run A:
// top
module top #(
    parameter D_WIDTH = 16,
    parameter Q_BITS  = 13
)(
  input logic [D_WIDTH - 1 : 0] angle_in,
  input logic signed [D_WIDTH - 1 : 0] currA_in,
  input logic signed [D_WIDTH - 1 : 0] currB_in,
  input logic signed [D_WIDTH - 1 : 0] currC_in,
  input logic signed [D_WIDTH - 1 : 0] currT_in,
  input logic        [D_WIDTH - 1 : 0] periodTop,
  output logic pwmA_out,
  output logic pwmB_out,
  output logic pwmC_out,
  input logic signed [D_WIDTH - 1 : 0]  kpd, kpq,
  input logic signed [D_WIDTH - 1 : 0]  kid, kiq,
  input logic clear_pid,
  input  logic clk,
  input  logic rstb,
  input  logic valid,
  output logic ready
);
  reg [         15 : 0] angle_r;
  reg [D_WIDTH - 1 : 0] currA_r;
  reg [D_WIDTH - 1 : 0] currB_r;
  reg [D_WIDTH - 1 : 0] currC_r;
  reg [D_WIDTH - 1 : 0] currT_r;
  reg [         15 : 0] periodTop_r;
  reg [4:0]             state;
  reg  [D_WIDTH - 1 : 0] a_in_matmul;
  reg  [D_WIDTH - 1 : 0] b_in_matmul;
  reg  [1:0]             op_in_matmul;
  wire [D_WIDTH - 1 : 0] a_out_matmul;
  wire [D_WIDTH - 1 : 0] b_out_matmul;
  reg [D_WIDTH - 1 : 0] c_out_calc;
  reg [D_WIDTH - 1 : 0] park_d_r, park_q_r;
  reg [D_WIDTH - 1 : 0] va_r, vb_r;
  wire    cordic_out_valid;
  wire    matmul_out_valid;
  wire    pid_d_out_valid;
  wire    pid_q_out_valid;
  wire    svm_out_valid;
  reg     cordic_done;
  reg     clarke_done;
  reg     pid_d_done;
  reg     pid_q_done;
  wire    [         15 : 0] sin, cos;
  wire    [D_WIDTH - 1 : 0] pid_d_out, pid_q_out;
  reg     start_cordic;
  reg     start_matmul;
  reg     start_PID;
  reg     start_svm;
  always @(posedge clk or negedge rstb) begin
    if (!rstb) begin
      angle_r       <= 0;
      currA_r       <= 0;
      currB_r       <= 0;
      currC_r       <= 0;
      currT_r       <= 0;
      periodTop_r   <= 0;
      state         <= 0;
      ready         <= 1;
      start_cordic  <= 0;
      start_matmul  <= 0;
      start_PID     <= 0;
      start_svm     <= 0;
      clarke_done   <= 0;
      cordic_done   <= 0;
      pid_d_done    <= 0;
      pid_q_done    <= 0;
      a_in_matmul   <= 0;
      b_in_matmul   <= 0;
      op_in_matmul  <= 0;
      c_out_calc    <= 0;
  ...
make LEC_CHECK=0 CAP_MARGIN=20 CELL_PAD_IN_SITES_DETAIL_PLACEMENT=1 CORE_MARGIN=2 CORE_UTILIZATION=35 CTS_CLUSTER_DIAMETER=158 GPL_TIMING_DRIVEN=1 MIN_ROUTING_LAYER=met2 PLACE_DENSITY=0.4 SETUP_SLACK_MARGIN=1.04 SLEW_MARGIN=20 TNS_END_PERCENT=10 finish   # period 6.02 ns
run.sh (not shown) runs the stock make flow with config.mk's settings and CLKGATE_MAP_FILE=.
Although it ran to completion, run A produced a layout that fails the final checks because of negative setup slack.
#### Input delta (run B over run A)
# run A
export LEC_CHECK = 0
export CAP_MARGIN = 20
export CELL_PAD_IN_SITES_DETAIL_PLACEMENT = 1
export CORE_MARGIN = 2
export CORE_UTILIZATION = 35
export CTS_CLUSTER_DIAMETER = 158
export GPL_TIMING_DRIVEN = 1
export MIN_ROUTING_LAYER = met2
export PLACE_DENSITY = 0.4
export SETUP_SLACK_MARGIN = 1.04
export SLEW_MARGIN = 20
export TNS_END_PERCENT = 10
create_clock -name core_clock -period 6.02 [get_ports {clk}]
# run B
export LEC_CHECK = 0
export CAP_MARGIN = 20
export CORE_MARGIN = 2
export CORE_UTILIZATION = 72
export CTS_CLUSTER_DIAMETER = 61
export PLACE_DENSITY = 0.89
export SETUP_SLACK_MARGIN = 1.81
export SLEW_MARGIN = 20
create_clock -name core_clock -period 7.25 [get_ports {clk}]
Run A and run B: no clean run
From run A to run B the numbers moved as follows: non-clock buffer count went down 62%, hold slack went up 6.6 ps, length of the first detailed-routing pass in iterations went up 4.
Core utilization in run B is 38 points above run A.
Sort run A and run B by number of clock buffer instances in the layout asc -> top: run B
Run B vs run A — cell count dropped by more than 10%
Setup slack | run B above run A
Relative to run B, the following input files were edited for run C:
# run B
export LEC_CHECK = 0
export CAP_MARGIN = 20
export CORE_MARGIN = 2
export CORE_UTILIZATION = 72
export CTS_CLUSTER_DIAMETER = 61
export PLACE_DENSITY = 0.89
export SETUP_SLACK_MARGIN = 1.81
export SLEW_MARGIN = 20
create_clock -name core_clock -period 7.25 [get_ports {clk}]
# run C
export LEC_CHECK = 0
export CAP_MARGIN = 20
export CORE_MARGIN = 2
export CORE_UTILIZATION = 40
export PLACE_DENSITY = 0.6
export SETUP_SLACK_MARGIN = -0.39
export SLEW_MARGIN = 20
create_clock -name core_clock -period 8.74 [get_ports {clk}]
==> comparison <==
- Run C — required time reported for the critical path endpoint 1500 ps higher, run B as reference
- Measured against run C, the detailed-routing wirelength on met1 of run B comes out at 0.880 times the reference value.
- Sequential share of power was lower in the run labelled run B.
- Compared with run B, in run C total number of nets in the final design decreased by 177 relative to the old numbers; flop share of the area picked up an extra 0.28 points.
- Taking run B as 1.0, run C lands at 0.839 on internal power.
- Looking at the reports, run C completed the entire flow and the layout it produced met the timing, design-rule and antenna checks.
- Row clock period minus worst slack: run C higher / run B lower
- Between run B and run C, the maximum number of pins on one net before global-route repair is higher for run C.
- Run C does worse than run B on top achievable clock speed.
Input-level comparison between run D and run C:
# run C
export LEC_CHECK = 0
export CAP_MARGIN = 20
export CORE_MARGIN = 2
export CORE_UTILIZATION = 40
export PLACE_DENSITY = 0.6
export SETUP_SLACK_MARGIN = -0.39
export SLEW_MARGIN = 20
create_clock -name core_clock -period 8.74 [get_ports {clk}]
# run D
export LEC_CHECK = 0
export CAP_MARGIN = 20
export CORE_MARGIN = 2
export CORE_UTILIZATION = 68
export PLACE_DENSITY = 0.6
export SLEW_MARGIN = 20
create_clock -name core_clock -period 7.11 [get_ports {clk}]
Findings:
In run D the implementation ran to completion but is not tape-out ready, as the final checks report negative setup slack.
Run D ended up with a higher net switching power than run C did.
Diff run C and run D: final-layout non-clock buffer area share higher in run D
The count of vias placed by the detailed router of run D is higher than that of run C.
Transition time at the pin with the least slew margin ended up 32 ps lower on run D than on run C.
[compare] base=run C new=run D: signal arrival time at the worst endpoint went down; routed length on met2 went up; worst hold slack went down; via count of the first global-routing pass went up; number of well taps went down.
The run showing the greater portion of the clock cycle consumed by the worst path in the final layout is run D.
In run D, total power after layout is higher than in run C.
Power figures rest on the tool's default switching activity, not on a simulated workload.
